## xenon
Design Datapath, start of the top module:
module Datapath(
    input clk,
    input rst,
    input [15:0] gpio_in,
    output [15:0] gpio_out,
    output [15:0] imem_addr,
    input  [15:0] imem_rdata,
    output        dmem_en,
    output        dmem_we,
    output [15:0] dmem_addr,
    output [15:0] dmem_wdata,
    input  [15:0] dmem_rdata
);
==> flow/config.mk <==
export PLATFORM = sky130hd
export DESIGN_NAME = Datapath
export DESIGN_NICKNAME = Datapath
export VERILOG_FILES = /design/flow/design.v
export SDC_FILE = /design/flow/constraint.sdc
export NUM_CORES = 4
export LEC_CHECK = 0
export ABC_AREA = 1
export CAP_MARGIN = 20
export CORE_MARGIN = 2
export CORE_UTILIZATION = 67
export CTS_CLUSTER_DIAMETER = 251
export MAX_ROUTING_LAYER = met4
export SLEW_MARGIN = 20
==> flow/constraint.sdc <==
create_clock -name core_clock -period 35.9 [get_ports {clk}]
set_input_delay 7.1800 -clock core_clock [delete_from_list [all_inputs] [get_ports {clk}]]
set_output_delay 7.1800 -clock core_clock [all_outputs]
set_load 0.01 [all_outputs]
run.sh (not shown) runs the stock make flow with config.mk's settings and CLKGATE_MAP_FILE=.
FAIL xenon @ global routing (5_1_grt): tool exited with error
Inputs modified between xenon and nickel:
Settings: CORE_UTILIZATION changed from 67 to 65; ABC_AREA removed (was 1); CTS_CLUSTER_DIAMETER removed (was 251); the clock period (ns, I/O delays scaled along) changed from 35.9 to 36.6.
Notes after the runs:
No crash in nickel: every stage finished, but the layout fails its final checks due to setup timing. Post-synthesis share of cell area spent on and-or and or-and gates in nickel is 14 points above xenon. The number of distinct library cells after synthesis in nickel sits 55 above the value recorded for xenon. Compared with xenon, in nickel post-CTS resize count lost 62, sequential area share after synthesis -0.71 points.


Datapath again, from the RTL that the note above started with.
==> flow/design.v (excerpt) <==
module Datapath(
    input clk,
    input rst,
    input [15:0] gpio_in,
    output [15:0] gpio_out,
    output [15:0] imem_addr,
    input  [15:0] imem_rdata,
    output        dmem_en,
    output        dmem_we,
    output [15:0] dmem_addr,
    output [15:0] dmem_wdata,
    input  [15:0] dmem_rdata
);
==> flow/config.mk <==
export PLATFORM = sky130hd
export DESIGN_NAME = Datapath
export DESIGN_NICKNAME = Datapath
export VERILOG_FILES = /design/flow/design.v
export SDC_FILE = /design/flow/constraint.sdc
export NUM_CORES = 4
export LEC_CHECK = 0
export ABC_AREA = 1
export CAP_MARGIN = 20
export CORE_MARGIN = 2
export CORE_UTILIZATION = 71
export CTS_CLUSTER_DIAMETER = 224
export CTS_CLUSTER_SIZE = 74
export HOLD_SLACK_MARGIN = 0.28
export MAX_ROUTING_LAYER = met4
export PLACE_DENSITY_LB_ADDON = 0.03
export SLEW_MARGIN = 20
==> flow/constraint.sdc <==
create_clock -name core_clock -period 24.8 [get_ports {clk}]
set_input_delay 4.9600 -clock core_clock [delete_from_list [all_inputs] [get_ports {clk}]]
set_output_delay 4.9600 -clock core_clock [all_outputs]
set_load 0.01 [all_outputs]
The first run failed in clock tree synthesis on DPL-0038.
Edit:
- ABC_AREA: 1 -> default
- CORE_UTILIZATION: 71 -> 40
- CTS_CLUSTER_DIAMETER: 224 -> default
- CTS_CLUSTER_SIZE: 74 -> default
- HOLD_SLACK_MARGIN: 0.28 -> default
- MAX_ROUTING_LAYER: met4 -> default
- PLACE_DENSITY_LB_ADDON: 0.03 -> default
- clock period: 24.8 -> 43.6 ns (I/O delays scaled with it)
The new run finished with timing, DRC and antenna clean.
Die size went up by 81%.
Synthesized area went up by 3.0%.
Synthesized cell count went down by 11%.


## the baseline
Starting RTL as in the previous note.
export LEC_CHECK = 0
export ABC_AREA = 0
export CAP_MARGIN = 5
export CELL_PAD_IN_SITES_GLOBAL_PLACEMENT = 0
export CORE_MARGIN = 10
export CORE_UTILIZATION = 60
export CTS_CLUSTER_DIAMETER = 133
export CTS_CLUSTER_SIZE = 74
export GPL_ROUTABILITY_DRIVEN = 1
export MAX_ROUTING_LAYER = met4
export MIN_ROUTING_LAYER = met2
export PLACE_DENSITY = 0.4
export SLEW_MARGIN = 30
export TNS_END_PERCENT = 45
create_clock -name core_clock -period 34.5 [get_ports {clk}]
The baseline is listed as incomplete: the tool reported an error in 5_1_grt and the run ended there.
Here is what was changed in the inputs of the candidate compared with the baseline.
Settings: a change of SLEW_MARGIN from 30 to 20; a change of CAP_MARGIN from 5 to 20; a deleted TNS_END_PERCENT that had been 45; a deleted CTS_CLUSTER_SIZE that had been 74; a deleted CTS_CLUSTER_DIAMETER that had been 133; a deleted PLACE_DENSITY that had been 0.4; a deleted GPL_ROUTABILITY_DRIVEN that had been 1; a change of CORE_UTILIZATION from 60 to 33; a deleted ABC_AREA that had been 0; a deleted MIN_ROUTING_LAYER that had been met2; a change of CORE_MARGIN from 10 to 2; a deleted MAX_ROUTING_LAYER that had been met4; a deleted CELL_PAD_IN_SITES_GLOBAL_PLACEMENT that had been 0; a change of the clock period (ns, I/O delays scaled along) from 34.5 to 43.6.
Results
Re area of the core: the candidate and the baseline aren't equal, and the lower value belongs to the baseline. Changes observed in the candidate relative to the baseline: maximum level of the CTS H-tree closely matched the old numbers; synthesized net count closely matched the old numbers; worst setup timing slack at the placement stage increased by 3.09 ns relative to the old numbers. Chip area from the yosys synthesis statistics essentially unchanged between the candidate and the baseline. Height of the chip up 60 um in the candidate wrt the baseline. The candidate completed; timing, DRC and antenna clean. Die size: the candidate vs the baseline up 57%. The routability congestion estimate from global placement number comes out higher for the baseline vs the candidate. Post-synth tally of flip-flops with integrated enable: the candidate vs the baseline identical. The post-placement cell area number comes out lower for the candidate vs the baseline.


## run A
The RTL this note starts from:
==> flow/design.v <==
`timescale 1ns / 1ps
module PC(
    input clk,                  
    input rst,                  
    input load,                 
    input [15:0] data,          
    output reg [15:0] count     
);
    always @(posedge clk or posedge rst) begin
        if (rst) begin
            count <= 16'b0;     
        end else if (load) begin
            count <= data;      
        end else begin
            count <= count + 1;  
        end
    end
endmodule
module ControlUnit (
    input [3:0] opcode,       
    output reg mem_read,      
    output reg mem_write,     
    output reg reg_write,     
    output reg [3:0] alu_op,  
    output reg pc_write,      
    output reg branch_eq,     
    output reg branch_ne,     
    output reg imm_load       
);
    always @(*) begin
        mem_read = 0;
        mem_write = 0;
        reg_write = 0;
        alu_op = 4'b0000;
        pc_write = 0;
        branch_eq = 0;
        branch_ne = 0;
        imm_load = 0;
        case (opcode)
            4'b0000: begin  
                alu_op = 4'b0000;  
                reg_write = 1;
            end
            4'b0001: begin  
                alu_op = 4'b0001;  
                reg_write = 1;
            end
            4'b0010: begin  
                alu_op = 4'b0010;  
                reg_write = 1;
            end
            4'b0011: begin  
                alu_op = 4'b0011;  
                reg_write = 1;
            end
            4'b0100: begin  
                alu_op = 4'b0100;  
                reg_write = 1;
            end
            4'b0101: begin  
                alu_op = 4'b0101;  
                reg_write = 1;
            end
            4'b0110: begin  
                alu_op = 4'b0110;  
                reg_write = 1;
            end
            4'b0111: begin  
                alu_op = 4'b0111;  
                reg_write = 1;
            end
            4'b1000: begin  
                alu_op = 4'b1000;  
                mem_read = 1;
                reg_write = 1;
            end
            4'b1001: begin  
                alu_op = 4'b1001;  
                mem_write = 1;
            end
            4'b1010: begin  
                alu_op = 4'b1010;  
                reg_write = 1;
            end
            4'b1011: begin  
                imm_load = 1;
                reg_write = 1;
            end
            4'b1100: begin  
                alu_op = 4'b1100;  
                pc_write = 1;
            end
            4'b1101: begin  
                alu_op = 4'b1101;  
                branch_eq = 1;
            end
            4'b1110: begin  
                alu_op = 4'b1110;  
                branch_ne = 1;
            end
            4'b1111: begin  
            end
            default: begin
                alu_op = 4'b0000;
            end
        endcase
        if (mem_write) begin
            pc_write = 0;  
        end
        if (mem_read) begin
            pc_write = 0;  
        end
    end
endmodule
`timescale 1ns / 1ps
module RegisterFile(
    input clk,                      
    input rst,                      
    input [3:0] read_addr1,         
    input [3:0] read_addr2,         
    input [3:0] write_addr,         
    input [15:0] write_data,        
    input write_enable,             
    output reg [15:0] read_data1,   
    output reg [15:0] read_data2    
);
    reg [15:0] registers [0:15];
    always @(*) begin
        read_data1 = registers[read_addr1];
        read_data2 = registers[read_addr2];
    end
    always @(posedge clk or posedge rst) begin
        if (rst) begin
         integer i;
            for (i = 0; i < 16; i = i + 1) begin
                registers[i] <= 16'b0;
            end
        end else if (write_enable) begin
            registers[write_addr] <= write_data;
        end
    end
endmodule
`timescale 1ns / 1ps
module alu(
    input clk,                
    input rst,                
    input load,               
    input en,                 
    input wr_en,              
    input [3:0] OPsel,        
    input [15:0] A,           
    input [15:0] B,           
    output reg [15:0] result,  
    output reg Z,             
    output reg N,             
    output reg C,             
    output reg V,             
    output [15:0] pc_out,     
    output [15:0] mem_data,   
    output        mem_en,      
    output        mem_wr_en,   
    output [15:0] mem_addr,    
    output [15:0] mem_wr_data, 
    input  [15:0] mem_rd_data  
);
    reg pc_load;  
    PC pc_inst(
        .clk(clk),
        .rst(rst),
        .load(pc_load),
        .data(B),        
        .count(pc_out)   
    );
    reg [15:0] wr_data;  
    assign mem_en      = en;
    assign mem_wr_en   = wr_en;
    assign mem_addr    = B;        
    assign mem_wr_data = wr_data;
    assign mem_data    = mem_rd_data;  
    always @(*) begin
        result = 16'b0;
        wr_data = A;
        pc_load = 0;
        Z = 0;
        N = 0;
        C = 0;
        V = 0;
        case (OPsel)
            4'b0000: begin  
                {C, result} = A + B;                 
                V = (~A[15] & ~B[15] & result[15]) | (A[15] & B[15] & ~result[15]);  
            end
            4'b0001: begin  
                {C, result} = A - B;                 
                V = (A[15] & ~B[15] & ~result[15]) | (~A[15] & B[15] & result[15]);  
            end
            4'b0010: result = A * B;                 
            4'b0011: result = (B != 0) ? A / B : 16'b0;  
            4'b0100: result = A & B;                 
            4'b0101: result = A | B;                 
            4'b0110: result = A ^ B;                 
            4'b0111: result = ~A;                    
            4'b1000: result = mem_data;              
            4'b1001: wr_data = A;                    
            4'b1100: begin                           
                pc_load = 1;                         
            end
            4'b1101: begin                           
                if (!Z)
                    pc_load = 1;                     
            end
            4'b1110: begin                           
                if (Z)
                    pc_load = 1;                     
            end
            4'b1111: ;                               
            default: result = 16'b0;                 
        endcase
        Z = (result == 16'b0) ? 1'b1 : 1'b0;   
        N = result[15];                        
    end
endmodule
`timescale 1ns / 1ps
module Datapath(
    input clk,
    input rst,
    input [15:0] gpio_in,
    output [15:0] gpio_out,
    output [15:0] imem_addr,
    input  [15:0] imem_rdata,
    output        dmem_en,
    output        dmem_we,
    output [15:0] dmem_addr,
    output [15:0] dmem_wdata,
    input  [15:0] dmem_rdata
);
    wire [15:0] instruction;
    wire [3:0] opcode;
    wire [3:0] rs1, rs2, rd;
    wire [15:0] imm;
    wire [15:0] A, B;
    wire [15:0] alu_result;
    wire [15:0] mem_data;
    wire [15:0] pc_out;
    wire mem_read, mem_write, reg_write, pc_write, branch_eq, branch_ne, imm_load;
    wire [3:0] alu_op;
    PC pc_inst (
        .clk(clk),
        .rst(rst),
        .load(pc_write),
        .data(alu_result),    
        .count(pc_out)
    );
    assign imem_addr = pc_out;
    assign instruction = imem_rdata;
    assign opcode = instruction[15:12];
    assign rs1 = instruction[11:8];
    assign rs2 = instruction[7:4];
    assign rd = instruction[3:0];
    assign imm = instruction[7:0];  
    ControlUnit cu (
        .opcode(opcode),
        .mem_read(mem_read),
        .mem_write(mem_write),
        .reg_write(reg_write),
        .alu_op(alu_op),
        .pc_write(pc_write),
        .branch_eq(branch_eq),
        .branch_ne(branch_ne),
        .imm_load(imm_load)
    );
    RegisterFile rf (
        .clk(clk),
        .rst(rst),
        .read_addr1(rs1),
        .read_addr2(rs2),
        .write_addr(rd),
        .write_data(alu_result),    
        .write_enable(reg_write),
        .read_data1(A),
        .read_data2(B)
    );
    alu alu_inst (
        .clk(clk),
        .rst(rst),
        .load(pc_write),
        .en(mem_read | mem_write),
        .wr_en(mem_write),
        .OPsel(alu_op),
        .A(A),
        .B(B),
        .result(alu_result),
        .Z(),
        .N(),
        .C(),
        .V(),
        .pc_out(),      
        .mem_data(mem_data),
        .mem_en(dmem_en),
        .mem_wr_en(dmem_we),
        .mem_addr(dmem_addr),
        .mem_wr_data(dmem_wdata),
        .mem_rd_data(dmem_rdata)
    );
    assign gpio_out = A;   
endmodule
clock: 15.8 ns
lec_check: 0
abc_area: 1
cap_margin: 10
cell_pad_in_sites_global_placement: 0
core_margin: 2
core_utilization: 71
gpl_routability_driven: 1
min_routing_layer: met1
setup_slack_margin: -1.07
slew_margin: 30
Run status, run A: aborted in clock tree synthesis, error DPL-0038
### run A -> run B
# run A
export LEC_CHECK = 0
export ABC_AREA = 1
export CAP_MARGIN = 10
export CELL_PAD_IN_SITES_GLOBAL_PLACEMENT = 0
export CORE_MARGIN = 2
export CORE_UTILIZATION = 71
export GPL_ROUTABILITY_DRIVEN = 1
export MIN_ROUTING_LAYER = met1
export SETUP_SLACK_MARGIN = -1.07
export SLEW_MARGIN = 30
create_clock -name core_clock -period 15.8 [get_ports {clk}]
# run B
export LEC_CHECK = 0
export CAP_MARGIN = 20
export CORE_MARGIN = 2
export CORE_UTILIZATION = 63
export MAX_ROUTING_LAYER = met4
export SLEW_MARGIN = 20
create_clock -name core_clock -period 35.9 [get_ports {clk}]
--- outcome ---
Run B: floorplan core density is 7.6 points lower than what run A reported.
Area fraction in mux cells ended up 1.5 points lower on run B than on run A.
In run B the x dimension of the die turned out 7.6% higher than in run A.
Lower placement-stage worst setup slack was reported by run A, not run B.
Between run B and run A, it is run B whose weighted congestion at the end of routability-driven global placement is lower, by 4.9%.
Compared with run A, run B degrades die area.
Number of core rows up about 7% in run B wrt run A
From run A to run B the numbers moved as follows: synthesized area went up by 810 um2; post-detailed-placement half-perimeter wirelength moved up; Yosys chip area increased by 810 um2 relative to the old numbers.
Run A terminated abnormally: clock tree synthesis reported DPL-0038.
Run B ran in full, but the layout does not pass; the checks complain about negative setup slack.
> inputs changed (run B -> run C)
# run B
export LEC_CHECK = 0
export CAP_MARGIN = 20
export CORE_MARGIN = 2
export CORE_UTILIZATION = 63
export MAX_ROUTING_LAYER = met4
export SLEW_MARGIN = 20
create_clock -name core_clock -period 35.9 [get_ports {clk}]
# run C
export LEC_CHECK = 0
export CAP_MARGIN = 20
export CORE_MARGIN = 2
export CORE_UTILIZATION = 58
export SLEW_MARGIN = 20
create_clock -name core_clock -period 24.2 [get_ports {clk}]
### Flow results
The flow completed for run C, but it is not clean: the layout still shows negative setup slack. Summary — transition at the pin with the smallest max-transition slack, run C relative to run B: lower, by 0.20 ns. Comparing run C and run B, peak per-stage delay on the critical path is lower on run C. Diff run B -> run C | via count | increase of 654. Looking at worst setup slack after layout across both flows, run C is the weaker of the two, with run B ahead. From run B to run C the numbers moved as follows: count of clock-buffer cells in the layout saw an increase, cell count saw an increase. Diff run B -> run C | cell area after layout | up by a little under 10%. For synthesized netlist net count, run B and run C come out practically identical. Diff run B -> run C | combined area of the multi-input logic cells | increase of about 1.2%.
What run D does differently from run C at the input level:
# run C
export LEC_CHECK = 0
export CAP_MARGIN = 20
export CORE_MARGIN = 2
export CORE_UTILIZATION = 58
export SLEW_MARGIN = 20
create_clock -name core_clock -period 24.2 [get_ports {clk}]
# run D
export LEC_CHECK = 0
export CAP_MARGIN = 20
export CORE_MARGIN = 2
export CORE_UTILIZATION = 68
export MAX_ROUTING_LAYER = met4
export SLEW_MARGIN = 20
create_clock -name core_clock -period 32.5 [get_ports {clk}]
==> results <==
- Run D did not finish: a tool error stopped it during global routing.
- Taking run C as the reference point, the placed wire-length estimate of run D falls by about 10%.
- Number of CTS-inserted buffers of run D falls short of that of run C by a little under 10%.
- Comparing run C against run D, there is no change at all in post-synthesis async set-or-reset flop share.
- Diff run C -> run D: row count moved down, cell resize tally after clock tree synthesis lower.
- Compared with run C, run D shows horizontal die dimension lower by 7.5%.
- [compare] base=run C new=run D: die size has decreased, minimum setup slack after placement has increased, H-tree level count has remained practically unchanged, number of placed instances, taps included has decreased, instance area after placement has decreased.
Inputs modified between run D and run E:
# run D
export LEC_CHECK = 0
export CAP_MARGIN = 20
export CORE_MARGIN = 2
export CORE_UTILIZATION = 68
export MAX_ROUTING_LAYER = met4
export SLEW_MARGIN = 20
create_clock -name core_clock -period 32.5 [get_ports {clk}]
# run E
export LEC_CHECK = 0
export CAP_MARGIN = 20
export CORE_MARGIN = 2
export CORE_UTILIZATION = 40
export CTS_CLUSTER_SIZE = 74
export GPL_TIMING_DRIVEN = 0
export PLACE_DENSITY_LB_ADDON = 0.24
export SLEW_MARGIN = 20
create_clock -name core_clock -period 45.0 [get_ports {clk}]
## What came out
- Looking at the reports, run E completed the entire flow and the layout it produced met the timing, DRC and antenna checks.
- The lower cell area after placement of run D and run E is in run E.
- Count of standard-cell rows: run E vs run D up about 30%
- Post-DP HPWL in run E is about 28% above run D.
